==> flow/design.v <==
module flappy_core(
	input clk,
	input resetn,
	input go,
	input stop,
	input jump,
	input [1:0] sw,
	output [7:0] x,
	output [6:0] y,
	output [2:0] colour,
	output [7:0] HEX0,
	output [7:0] HEX1,
	output [7:0] HEX2,
	output [7:0] HEX3,
	output [14:0] LEDR
	);
	 wire [27:0] score;
	 wire [3:0] score_thousands;
	 wire [3:0] score_hundreds;
	 wire [3:0] score_tens;
	 wire [3:0] score_ones;
    wire [1112:0] draw;
    wire [27:0] rate;
	 wire [15:0] counter;
    wire start, move, lose;
    control c(
	.clk(clk),
	.go(go),
	.stop(stop),
   .start(start),
	.resetn(resetn),
	.move(move),
	.lose(lose)
	);
    datapath d(
	.clk(clk),
	.start(start),
	.move(move),
	.jump(jump),
	.rate(rate),
	.resetn(resetn),
	.draw(draw),
	.LEDR(LEDR[14:0]),
	.score(score),
	.lose(lose)
	);
    display d0(
	.floor(draw),
	.clk(clk),
	.resetn(resetn),
	.x(x),
	.y(y),
	.colour(colour),
	.counter(counter)
	);
	difficultySwitch diffSw(
		.sel(sw),
		.rate(rate)
	);
	bcd b0(
		.number(score[13:0]),
		.thousands(score_thousands),
		.hundreds(score_hundreds),
		.tens(score_tens),
		.ones(score_ones)
	);
	hex_display h0(
		.IN(score_ones),
		.OUT(HEX0)
	);
	hex_display h1(
		.IN(score_tens),
		.OUT(HEX1)
	);
	hex_display h2(
		.IN(score_hundreds),
		.OUT(HEX2)
	);
	 hex_display h3(
		.IN(score_thousands),
		.OUT(HEX3)
	);
endmodule
module difficultySwitch(
	input [1:0] sel,
	output reg [27:0] rate
	);
	always @(*) begin
		case(sel)
			2'b00: rate = 28'd150;  
			2'b01: rate = 28'd100;  
			2'b10: rate = 28'd80;   
			2'b11: rate = 28'd1500;  
		endcase
	end
endmodule
module control(
	input clk,
	input go,
	input stop,
	input resetn,
	input lose,
	output reg start,
	output reg move
	);
	reg [5:0] cur, next;
	localparam S_READY = 5'd0,
		  S_READY_WAIT = 5'd1,
		  S_MOVE  = 5'd2,
		  S_STOP  = 5'd3;
	always@(*)
	begin: state_table
		case (cur)
			S_READY: next = go ? S_READY_WAIT : S_READY;
			S_READY_WAIT: next = S_MOVE;
			S_MOVE: next = stop ? S_STOP : (lose ? S_READY : S_MOVE);
			S_STOP: next = S_READY;
			default: next = S_READY;
		endcase
	end
	always @(*)
	begin: enable_signals
		start = 1'b0;
		move = 1'b0;
		case (cur) 
			S_READY: begin 
				start = 1'b1;
			end
			S_MOVE: begin 
				move = 1'b1;
			end
			default: begin
			end
		endcase	
	end
	always@(posedge clk) 
	begin: state_FFs
		if (!resetn)
			cur <= S_READY;
		else 
			cur <= next;
	end
endmodule
module datapath (
    input clk,
    input start,
    input move,
    input jump,
	 input [27:0] rate,	
	input resetn,
	output [14:0] LEDR,
	output reg [27:0] score,
	output reg [1112:0] draw,
	output reg lose
    );
    reg [27:0] count;
	 reg [2:0] count2;
	reg [1112:0] obstacles;
    reg [6:0] height;
	reg [4:0] start_falling;
    reg going_up;
	 parameter gap = 7'b0000000;
	 parameter big_gap = {12{gap}};
    always@(posedge clk) begin
		if (!resetn) begin
			count <= rate;
			count2 <= 2'd3;
        	height <= 7'd40;
			going_up <= 1'b1;
			lose <= 1'b0;
			draw <= 1112'b0;
			obstacles[1105:0] <= {7'd35, big_gap, 7'd40, big_gap, 7'd20, big_gap, 7'd30, big_gap, 7'd45, big_gap, 7'd25, big_gap, 7'd35, big_gap, 7'd10};
			score <= 13'b0;
			start_falling <= 5'b0;
		end
        else if (start) begin
        	count <= rate;
        	height <= 7'd40;
         draw <= 1112'b0;
			obstacles[1105:0] <= {7'd35, big_gap, 7'd40, big_gap, 7'd20, big_gap, 7'd30, big_gap, 7'd45, big_gap, 7'd25, big_gap, 7'd35, big_gap, 7'd10};
			going_up <= 1'b1;
			score <= 13'b0;
			lose <= 1'b0;
			count2 <= 2'd3;
        end
		else begin
            if (count == 28'b0) begin
                count <= rate;
				score = score + 1;
				if (count2 == 1'b0) begin
					draw = draw << 7;
					draw[6:0] = obstacles[1105:1099];
					obstacles[1105:0] = {obstacles[1098:0], obstacles[1105:1099]};
					count2 = 2'd3;
				end else
					count2 = count2 - 1;
				if (height == 7'd0) 
					lose <= 1'b1;
				if (height == 7'd80) 
					lose <= 1'b1;
				if (draw[1105:1099] != 7'b0 && (height < draw[1105:1099] || height > draw[1105:1099] + 7'd24))
					lose <= 1'b1;
				if (jump) begin
					start_falling = 5'b1111;
					going_up = 1'b1;			
					end
				else if (start_falling > 0)
					start_falling = start_falling - 1;
				else 
					going_up = 1'b0;
				if (going_up)
					height = height + 1;
				else
					height = height -1;
				draw[1112:1106] = height;
				end
            else
				count <= count - 1;
        end
    end
    assign LEDR[5:0] = 6'b0;
    assign LEDR[7] = 1'b0;
    assign LEDR[6] = going_up;
    assign LEDR[14:8] = height;
endmodule
module display (
    input [1112:0] floor,
    input clk,
	 input resetn,
    output reg [7:0] x,
    output reg [6:0] y,
    output reg [2:0] colour,
	 output reg [15:0] counter
    );
   reg [7:0] x_init;
   reg [8:0] y_init;
	reg [8:0] runner_count;
	reg [6:0] runner_height;
	reg [1112:0] local_draw;
	reg [7:0] y_pixel;
	reg [7:0] pipe_height;  
	reg [8:0] count;
    always@(posedge clk) begin
		if (!resetn) begin
			x_init <= 8'd2;
			y_init <= 9'd84;		
			counter <= 15'b0;
			local_draw <= floor;
			count <= 8'd0;			
		end
		else begin
			if (counter < 15'd12800) begin
				if (counter < 15'd160) begin
					if (counter < 15'd80) 
						x <= 8'd0;
					else 
						x <= 8'd1;
					runner_count = counter % 80;
					y = y_init - runner_count;
					runner_height = floor[1112:1106];
					if (runner_count == 7'd0)
						colour = 3'b011;
					else if (runner_count < runner_height || runner_count > runner_height + 3)
						colour = 3'b011;
					else 
						colour = 3'b100;
				end 
				else begin
					count = (counter-160) % 320;
					if (count < 80)
						x <= x_init;
					else if (count < 160)
						x <= x_init + 1;
					else if (count < 240)
						x <= x_init + 2;
					else if (count < 320)
						x <= x_init + 3;
					y_pixel = count % 80;
					y <= y_init - y_pixel;
					pipe_height = local_draw[1105:1099];
					if (y_pixel < pipe_height || y_pixel > pipe_height + 7'd24)
						colour = 3'b110;
					else 
						colour = 3'b011;
					if (pipe_height == 7'd0) 
						colour = 3'b011;
					if (count == 15'd319) begin
						x_init <= x_init + 4;
						local_draw <= local_draw << 7;
					end
				end
				counter = counter + 1;
			end
			else begin 
				x_init <= 8'd2;
				y_init <= 9'd84;
				counter <= 15'b0;
				local_draw <= floor;
				count <= 8'd0;
			end
		end
	end
endmodule
module hex_display(IN, OUT);
    input [3:0] IN;
	output reg [7:0] OUT;
	always @(*)
	begin
	case(IN[3:0])
		4'b0000: OUT = 7'b1000000;
		4'b0001: OUT = 7'b1111001;
		4'b0010: OUT = 7'b0100100;
		4'b0011: OUT = 7'b0110000;
		4'b0100: OUT = 7'b0011001;
		4'b0101: OUT = 7'b0010010;
		4'b0110: OUT = 7'b0000010;
		4'b0111: OUT = 7'b1111000;
		4'b1000: OUT = 7'b0000000;
		4'b1001: OUT = 7'b0011000;
		4'b1010: OUT = 7'b0001000;
		4'b1011: OUT = 7'b0000011;
		4'b1100: OUT = 7'b1000110;
		4'b1101: OUT = 7'b0100001;
		4'b1110: OUT = 7'b0000110;
		4'b1111: OUT = 7'b0001110;
		default: OUT = 7'b0111111;
	endcase
	end
endmodule
module bcd(number, thousands, hundreds, tens, ones);
   input  [13:0] number;
   output reg [3:0] thousands;
   output reg [3:0] hundreds;
   output reg [3:0] tens;
   output reg [3:0] ones;
   reg [29:0] shift;
   integer i;
   always @(number)
   begin
      shift[29:14] = 0;
      shift[13:0]  = number;
      for (i=0; i<14; i=i+1) begin
         if (shift[17:14] >= 5)
            shift[17:14] = shift[17:14] + 3;
         if (shift[21:18] >= 5)
            shift[21:18] = shift[21:18] + 3;
         if (shift[25:22] >= 5)
            shift[25:22] = shift[25:22] + 3;
		if (shift[29:26] >= 5)
			shift[29:26] = shift[29:26] + 3;
         shift = shift << 1;
      end
	  thousands = shift[29:26];
      hundreds  = shift[25:22];
      tens      = shift[21:18];
      ones      = shift[17:14];
   end
endmodule
export LEC_CHECK = 0
export ABC_AREA = 1
export CAP_MARGIN = 40
export CORE_ASPECT_RATIO = 1.63
export CORE_MARGIN = 2
export CORE_UTILIZATION = 72
export CTS_CLUSTER_DIAMETER = 91
export PLACE_DENSITY_LB_ADDON = 0.06
export SETUP_SLACK_MARGIN = 3.18
export SLEW_MARGIN = 20
export TNS_END_PERCENT = 5
create_clock -name core_clock -period 10.6 [get_ports {clk}]
run.sh (not shown) runs the stock make flow with config.mk's settings and CLKGATE_MAP_FILE=.
The baseline ran to the end with violations: setup timing.
Edit:
Settings changed: CAP_MARGIN 40 to 20, CORE_ASPECT_RATIO 1.63 to default, CTS_CLUSTER_DIAMETER 91 to 29, CTS_CLUSTER_SIZE from default to 74, SETUP_SLACK_MARGIN 3.18 to 3.17, TNS_END_PERCENT 5 to default.
After rerunning:
- The changed run completed, yet does not pass: setup timing
- register-to-register slack gets better by 0.04 ns
- synthesized area is unchanged
- hold slack gets better by 0.028 ns
- die size barely changes
- final area rises by a few percent
- routed wire length rises by roughly a tenth
- setup slack gets worse by 0.83 ns
- non-clock buffer count falls by 3
- via count rises by a few percent
- count of clock-buffer cells in the layout rises by 312

---

Setup of run A:
// flappy_core: RTL as listed in full above, without the edits since
clock: 10.6 ns
lec_check: 0
cap_margin: 20
core_margin: 2
core_utilization: 67
slew_margin: 20
Although run A finished all stages, its layout failed final checks on setup timing.
--- input diff run A..run B ---
- setting CTS_CLUSTER_SIZE to 74 for the first time
- changing CORE_UTILIZATION from 67 to 72
- setting ABC_AREA to 1 for the first time
Results
- Relative to run A, the pin count of the biggest net entering global routing of run B is lower by about 2%.
- Final checks on run B, whose flow otherwise completed, came back failing, citing setup timing.
- The standard cells in run B occupy less silicon area than those in run A do.
- Relative to run A, final RePlAce weighted congestion decreased by 0.015 in run B.
- Power delta (run B − run A): unfavourable
- NOTE: yosys stat chip area in run B falls short of that of run A
- When run B is set beside run A, its worst voltage drop across the vdd grid turns out to be 7.1% smaller.
- Final critical delay including setup and external delays (higher): run A
- Run B vs run A, instance count: run B lower
Modified inputs, run C compared to run B
- CTS_CLUSTER_SIZE changed from 74 to 14
- PLACE_DENSITY_LB_ADDON newly set to 0.08
- the clock period (ns, I/O delays scaled along) changed from 10.6 to 12.0
Notes after the runs:
The flow for run C finished, though final verification flagged setup timing.
Run B: complete, dirty (setup timing)
Delta (run C minus run B): number of well-tap cells placed did not really move, area growth from synthesis to final layout went down, number of antenna violations at the first check in global routing went down, total clock buffers created by CTS did not really move.
#### Input delta (run D over run C)
- changing PLACE_DENSITY_LB_ADDON from 0.08 to 0.29
- removing ABC_AREA (formerly 1)
- changing CTS_CLUSTER_SIZE from 14 to 25
- setting CTS_CLUSTER_DIAMETER to 90 for the first time
- changing the clock period (ns, I/O delays scaled along) from 12.0 to 8.05
Results
- From run C to run D the numbers moved as follows: cell-internal power now sits higher; mean post-synth cell area increased 1.9%; via count fell by about 1.6%; number of placement rows +1.
- Delta (run D minus run C): final cell count decreased by 344 relative to the old numbers, total power consumption of the routed design increased by 19% relative to the old numbers, area of all placed cells without fillers decreased by about 2.6% relative to the old numbers.
- Across run C and run D, no clean finish was achieved.
- Run D: all stages done; final checks FAILED (setup timing).
- Going from run C to run D, number of hold violations in the final report closely matched the old numbers; overall routing resource usage decreased by 2.4 points relative to the old numbers.

---

// flappy_core: RTL as listed in full above, without the edits since
clock: 11.8 ns
lec_check: 0
cap_margin: 0
core_aspect_ratio: 0.73
core_margin: 9
core_utilization: 27
gpl_routability_driven: 1
place_density_lb_addon: 0.23
setup_slack_margin: 0.92
slew_margin: 20
The baseline reached the layout checks and failed them: negative setup slack.
Change:
ABC_AREA = 1   (was unset)
CAP_MARGIN = 20   (was 0)
CORE_ASPECT_RATIO = unset   (was 0.73)
CORE_MARGIN = 2   (was 9)
CORE_UTILIZATION = 72   (was 27)
CTS_CLUSTER_SIZE = 74   (was unset)
GPL_ROUTABILITY_DRIVEN = unset   (was 1)
PLACE_DENSITY = 0.4   (was unset)
PLACE_DENSITY_LB_ADDON = unset   (was 0.23)
SETUP_SLACK_MARGIN = 3.16   (was 0.92)
clock period = 10.6 ns   (was 11.8 ns; I/O delays follow)
After rerunning: The changed run ran to the end with violations: negative setup slack. Cell area is lower by 5.3%. Synthesized area is lower by 0.85%. Combinational power is higher to 2.6 times its value. Count of clock-buffer cells in the layout is lower by 31. Routed wire length is lower by 8.7%. Synthesized cell count is higher by 1.0%. Worst setup slack is better by 1.4 ns. Via count is higher by 3.0%. Utilization is higher by 49 points.
Change:
CTS_CLUSTER_SIZE = 15   (was 74)
PLACE_DENSITY = unset   (was 0.4)
PLACE_DENSITY_LB_ADDON = 0.06   (was unset)
SETUP_SLACK_MARGIN = 2.15   (was 3.16)
clock period = 10.7 ns   (was 10.6 ns; I/O delays follow)
Outcome: The changed run produced a layout that fails on negative setup slack; non-clock buffer count rose by 32; die size does not change; wire length goes up by 2.0%; setup slack is better by 0.051 ns; final area hardly moves.
Change:
ABC_AREA = unset   (was 1)
CORE_UTILIZATION = 45   (was 72)
CTS_CLUSTER_SIZE = unset   (was 15)
PLACE_DENSITY = 0.6   (was unset)
PLACE_DENSITY_LB_ADDON = unset   (was 0.06)
SETUP_SLACK_MARGIN = unset   (was 2.15)
clock period = 19.1 ns   (was 10.7 ns; I/O delays follow)
Effect: With this change the flow ran to the end with no violations. Wire length came out lower by a few percent. Final cell count went up by a few percent. Count of clock-buffer cells in the layout came out higher by 79. Global-route usage drops by 11 points.
Change:
ABC_AREA = 1   (was unset)
CORE_UTILIZATION = 72   (was 45)
PLACE_DENSITY = unset   (was 0.6)
PLACE_DENSITY_LB_ADDON = 0.06   (was unset)
clock period = 10.6 ns   (was 19.1 ns; I/O delays follow)
This time the run ran to the end with violations: negative setup slack.
Die area decreases by 38%.
Design area decreases by 0.57%.
Flip-flop count is unchanged.
First-iteration DRC count increases by about 40%.
Setup slack gets worse by 3.1 ns.
Total power increases by about 80%.
Clock-buffer cell count decreases by 59.
Change:
ABC_AREA = unset   (was 1)
CORE_UTILIZATION = 60   (was 72)
PLACE_DENSITY = 0.6   (was unset)
PLACE_DENSITY_LB_ADDON = unset   (was 0.06)
clock period = 11.6 ns   (was 10.6 ns; I/O delays follow)
The new run produced a layout that fails on negative setup slack.
Power decreases by 9.5%.
Critical path depth decreases by 8.
Register-to-register slack gets better by 1.6 ns.
Non-clock buffer count increases by 40.
Area after synthesis increases by 0.86%.
Core utilization decreases by 13 points.

---

## job 9145
// flappy_core: RTL as listed in full above, without the edits since
clock: 10.6 ns
lec_check: 0
abc_area: 1
cap_margin: 40
core_margin: 2
core_utilization: 72
cts_cluster_diameter: 91
place_density: 0.38
setup_slack_margin: 3.18
slew_margin: 20
[job 9145] flow finished | final checks: failed | reasons: negative setup slack
Modified inputs, job 1010 compared to job 9145
Settings: a deleted CTS_CLUSTER_DIAMETER that had been 91; an added CTS_CLUSTER_SIZE of 74.
Notes after the runs:
Reported for job 1010 and job 9145, highest attainable clock frequency turned out identical to the last digit. Comparing job 9145 against job 1010, there is no change at all in final sum of negative setup slack. The layout from job 9145, despite a flow that completed every stage, fails the layout checks, with the failing checks listed as negative setup slack. [flow] job 1010 | stages: complete | final checks: fail | reason: negative setup slack. Changes observed in job 1010 relative to job 9145: fill cell total of the finished layout about even, wire length about even.
> inputs changed (job 1010 -> job 2486)
Settings: removing PLACE_DENSITY (formerly 0.38); setting CORE_ASPECT_RATIO to 1.63 for the first time; removing CTS_CLUSTER_SIZE (formerly 74); setting PLACE_DENSITY_LB_ADDON to 0.06 for the first time; setting CTS_CLUSTER_DIAMETER to 91 for the first time.
## What came out
The layout from job 2486, despite a flow that completed every stage, fails the layout checks, with the failing checks listed as negative setup slack. Relative to job 1010, the final cell area reported for job 2486 is lower. From job 1010 to job 2486 the numbers moved as follows: post-detailed-routing wire length went up by 2500 um, combined buffer and inverter count along the critical path grew by 2, non-clock buffer count picked up an extra 56, total die size barely changed, clock latency at the later pin of the worst-skew pair went down 0.10 ns. Combinational share of power, job 1010 and job 2486, lower one = job 1010. In the flow results for job 1010 and job 2486, the total number of tap cells is larger on job 1010. When job 2486 is measured against job 1010, its routed metal-1 wire length turns out 6.8% lower. Against job 1010, shortest period the worst path allows in job 2486 came out better. First-pass GRT wire length for job 2486 is higher than for job 1010.
Relative to job 2486, the following input files were edited for job 258:
Settings: swapping 91 for 369 in CTS_CLUSTER_DIAMETER; swapping 40 for 20 in CAP_MARGIN; swapping 1.63 for 0.88 in CORE_ASPECT_RATIO; putting CTS_CLUSTER_SIZE at 15 where nothing was set; swapping 3.18 for 2.15 in SETUP_SLACK_MARGIN; swapping 10.6 for 10.7 in the clock period (ns, I/O delays scaled along).
[summary]
[flow] job 2486 | stages: complete | final checks: fail | reason: negative setup slack. Ran to the end and failed final checks on negative setup slack: job 258. Going from job 2486 to job 258, number of fillers in the final layout increased by 442 relative to the old numbers, met1 layer usage reported by global route higher, layout multi-input combinational cell count barely changed. NOTE: clock network fraction of design power in job 258 falls short of that of job 2486. Job 258 gives more transition time at the pin with the least slew margin than job 2486 did. Compare job 2486 and job 258 | worst setup slack lower: job 258. After detailed routing, job 2486 needs more wire than job 258. Diff job 258..job 2486 | stage delay of the slowest cell on the critical path | negligible. From job 2486 to job 258 the numbers moved as follows: width of the die increased 120 um; final area decreased about 2%; total power after layout decreased 1.6 mW.
### job 258 -> job 8227
Settings: GPL_ROUTABILITY_DRIVEN now 0, previously not set; SETUP_SLACK_MARGIN now -0.25, was 2.15; CORE_ASPECT_RATIO no longer set, was 0.88; CTS_CLUSTER_DIAMETER now 101, was 369.
## What came out
Job 8227 finished every stage; the final checks, however, were not passed, the failures being negative setup slack.
Relative to job 258, the number of buffers outside the clock class in the layout measured on job 8227 has increased by a few percent.
The detailed route wirelength on metal3 in job 258 is 0.79 times that in job 8227.
On total number of tap cells, job 258 tracks job 8227 almost exactly.
For the total iterations of the first detailed-routing run, job 8227 came in 3 lower than job 258 did.
The overall power consumption on job 258 is in line with that on job 8227.
Power figures rest on the tool's default switching activity, not on a simulated workload.
